Design cordic, start of the top module:
module cordic #(
    parameter WIDTH = 16,                
    parameter ITERATIONS = 12,           
    parameter MODE = 0                   
)(
    input wire clk,
    input wire rst_n,
    input wire start,                    
    input wire [WIDTH-1:0] x_in,         
    input wire [WIDTH-1:0] y_in,         
    input wire [WIDTH-1:0] z_in,         
    output reg done,                     
    output reg [WIDTH-1:0] x_out,        
    output reg [WIDTH-1:0] y_out,        
    output reg [WIDTH-1:0] z_out         
);
For scale: roughly 990 cells after synthesis, roughly 100 I/O pins, roughly 9300 µm² of cells after synthesis.
Settings: LEC_CHECK=0, CAP_MARGIN=20, CELL_PAD_IN_SITES_GLOBAL_PLACEMENT=3, CORE_MARGIN=2, CORE_UTILIZATION=40, CTS_CLUSTER_DIAMETER=380, CTS_CLUSTER_SIZE=99, PLACE_DENSITY_LB_ADDON=0.01, SETUP_SLACK_MARGIN=-0.9, SLEW_MARGIN=20; clock period 10.0 ns.
run.sh (not shown) runs the stock make flow with config.mk's settings and CLKGATE_MAP_FILE=.
The first run completed with no timing, DRC or antenna violations.
Next try:
- CELL_PAD_IN_SITES_GLOBAL_PLACEMENT: 3 -> default
- CORE_UTILIZATION: 40 -> 68
- CTS_CLUSTER_DIAMETER: 380 -> default
- CTS_CLUSTER_SIZE: 99 -> 33
- PLACE_DENSITY_LB_ADDON: 0.01 -> default
- SETUP_SLACK_MARGIN: -0.9 -> default
- clock period: 10.0 -> 5.01 ns (I/O delays scaled with it)
=> Cell area is higher by 0.87%. Core utilization goes up by 35 points. Die area fell by 40%. Worst hold slack hardly moves. Sequential share of layout area drops by 0.19 points. Non-clock buffer count grows by 22. Worst setup slack degrades by 4.3 ns. Cell count drops by 8.4%.

cordic again, from the RTL that the note above started with.
Settings: LEC_CHECK=0, CAP_MARGIN=20, CORE_MARGIN=2, CORE_UTILIZATION=70, CTS_CLUSTER_DIAMETER=30, CTS_CLUSTER_SIZE=38, SETUP_SLACK_MARGIN=0.61, SLEW_MARGIN=20; clock period 4.68 ns.
The starting point ran to the end with violations: setup timing.
Next try:
--- a/flow/config.mk
+++ b/flow/config.mk
@@ -9,6 +9,3 @@
 export CORE_MARGIN = 2
-export CORE_UTILIZATION = 70
-export CTS_CLUSTER_DIAMETER = 30
-export CTS_CLUSTER_SIZE = 38
-export SETUP_SLACK_MARGIN = 0.61
+export CORE_UTILIZATION = 40
 export SLEW_MARGIN = 20
==> flow/constraint.sdc (replaced) <==
create_clock -name core_clock -period 10.0 [get_ports {clk}]
set_input_delay 2.0000 -clock core_clock [delete_from_list [all_inputs] [get_ports {clk}]]
set_output_delay 2.0000 -clock core_clock [all_outputs]
set_load 0.01 [all_outputs]
After rerunning:
- With this change the flow passed the timing, design-rule and antenna checks
- routed wire length decreases by a quarter to a third
- worst setup slack gets better by 4.6 ns
- cell area went down by roughly a tenth
- register-to-register slack gets better by 4.6 ns
- clock skew went down by 0.0070 ns
- utilization drops by 47 points
- first-iteration DRC count decreases by well over a third
- worst hold slack loses 0.020 ns
- fmax falls by roughly a tenth
- area after synthesis stays the same
- cell count went up by a few percent
Next try:
--- a/flow/config.mk
+++ b/flow/config.mk
@@ -7,5 +7,9 @@
 export LEC_CHECK = 0
-export CAP_MARGIN = 20
-export CORE_MARGIN = 2
+export ABC_AREA = 0
+export CAP_MARGIN = 25
+export CORE_ASPECT_RATIO = 0.73
+export CORE_MARGIN = 10
 export CORE_UTILIZATION = 40
-export SLEW_MARGIN = 20
+export MIN_ROUTING_LAYER = met1
+export PLACE_DENSITY = 0.42
+export SLEW_MARGIN = 10
Outcome:
- utilization went down by 0.20 points
- maximum frequency came out higher by 1.5%
- non-clock buffer count came out higher by 1
Next try:
==> flow/config.mk (replaced) <==
export PLATFORM = sky130hd
export DESIGN_NAME = cordic
export DESIGN_NICKNAME = cordic
export VERILOG_FILES = /design/flow/design.v
export SDC_FILE = /design/flow/constraint.sdc
export NUM_CORES = 4
export LEC_CHECK = 0
export CAP_MARGIN = 40
export CORE_ASPECT_RATIO = 0.5
export CORE_MARGIN = 3
export CORE_UTILIZATION = 45
export CTS_CLUSTER_DIAMETER = 332
export CTS_CLUSTER_SIZE = 100
export SLEW_MARGIN = 20
Hold slack gains 0.0033 ns.
Cell count falls by about 2%.
Setup slack loses 0.0090 ns.
Wire length falls by 6.4%.
Count of clock-buffer cells in the layout rises by 1.
Via count rises by about 3%.
Next try:
==> flow/config.mk (replaced) <==
export PLATFORM = sky130hd
export DESIGN_NAME = cordic
export DESIGN_NICKNAME = cordic
export VERILOG_FILES = /design/flow/design.v
export SDC_FILE = /design/flow/constraint.sdc
export NUM_CORES = 4
export LEC_CHECK = 0
export CAP_MARGIN = 20
export CORE_MARGIN = 2
export CORE_UTILIZATION = 30
export SLEW_MARGIN = 20
==> flow/constraint.sdc (replaced) <==
create_clock -name core_clock -period 5.71 [get_ports {clk}]
set_input_delay 1.1420 -clock core_clock [delete_from_list [all_inputs] [get_ports {clk}]]
set_output_delay 1.1420 -clock core_clock [all_outputs]
set_load 0.01 [all_outputs]
The new run passed the timing, design-rule and antenna checks. Final cell count came out higher by 9.9%. Non-clock buffer count came out higher by 1. Worst hold slack degrades by 0.0058 ns. Maximum frequency came out higher by 6.5%. Wire length came out lower by 2.5%. Synthesized area stays the same.
Next try:
--- a/flow/config.mk
+++ b/flow/config.mk
@@ -9,3 +9,6 @@
 export CORE_MARGIN = 2
-export CORE_UTILIZATION = 30
+export CORE_UTILIZATION = 72
+export CTS_CLUSTER_DIAMETER = 30
+export PLACE_DENSITY = 0.7
+export SETUP_SLACK_MARGIN = 0.61
 export SLEW_MARGIN = 20
==> flow/constraint.sdc (replaced) <==
create_clock -name core_clock -period 4.68 [get_ports {clk}]
set_input_delay 0.9360 -clock core_clock [delete_from_list [all_inputs] [get_ports {clk}]]
set_output_delay 0.9360 -clock core_clock [all_outputs]
set_load 0.01 [all_outputs]
After rerunning: With this change the flow died in 5_1_grt on GRT-0232; synthesized area stays the same; die size falls by 57%; synthesized cell count is unchanged.
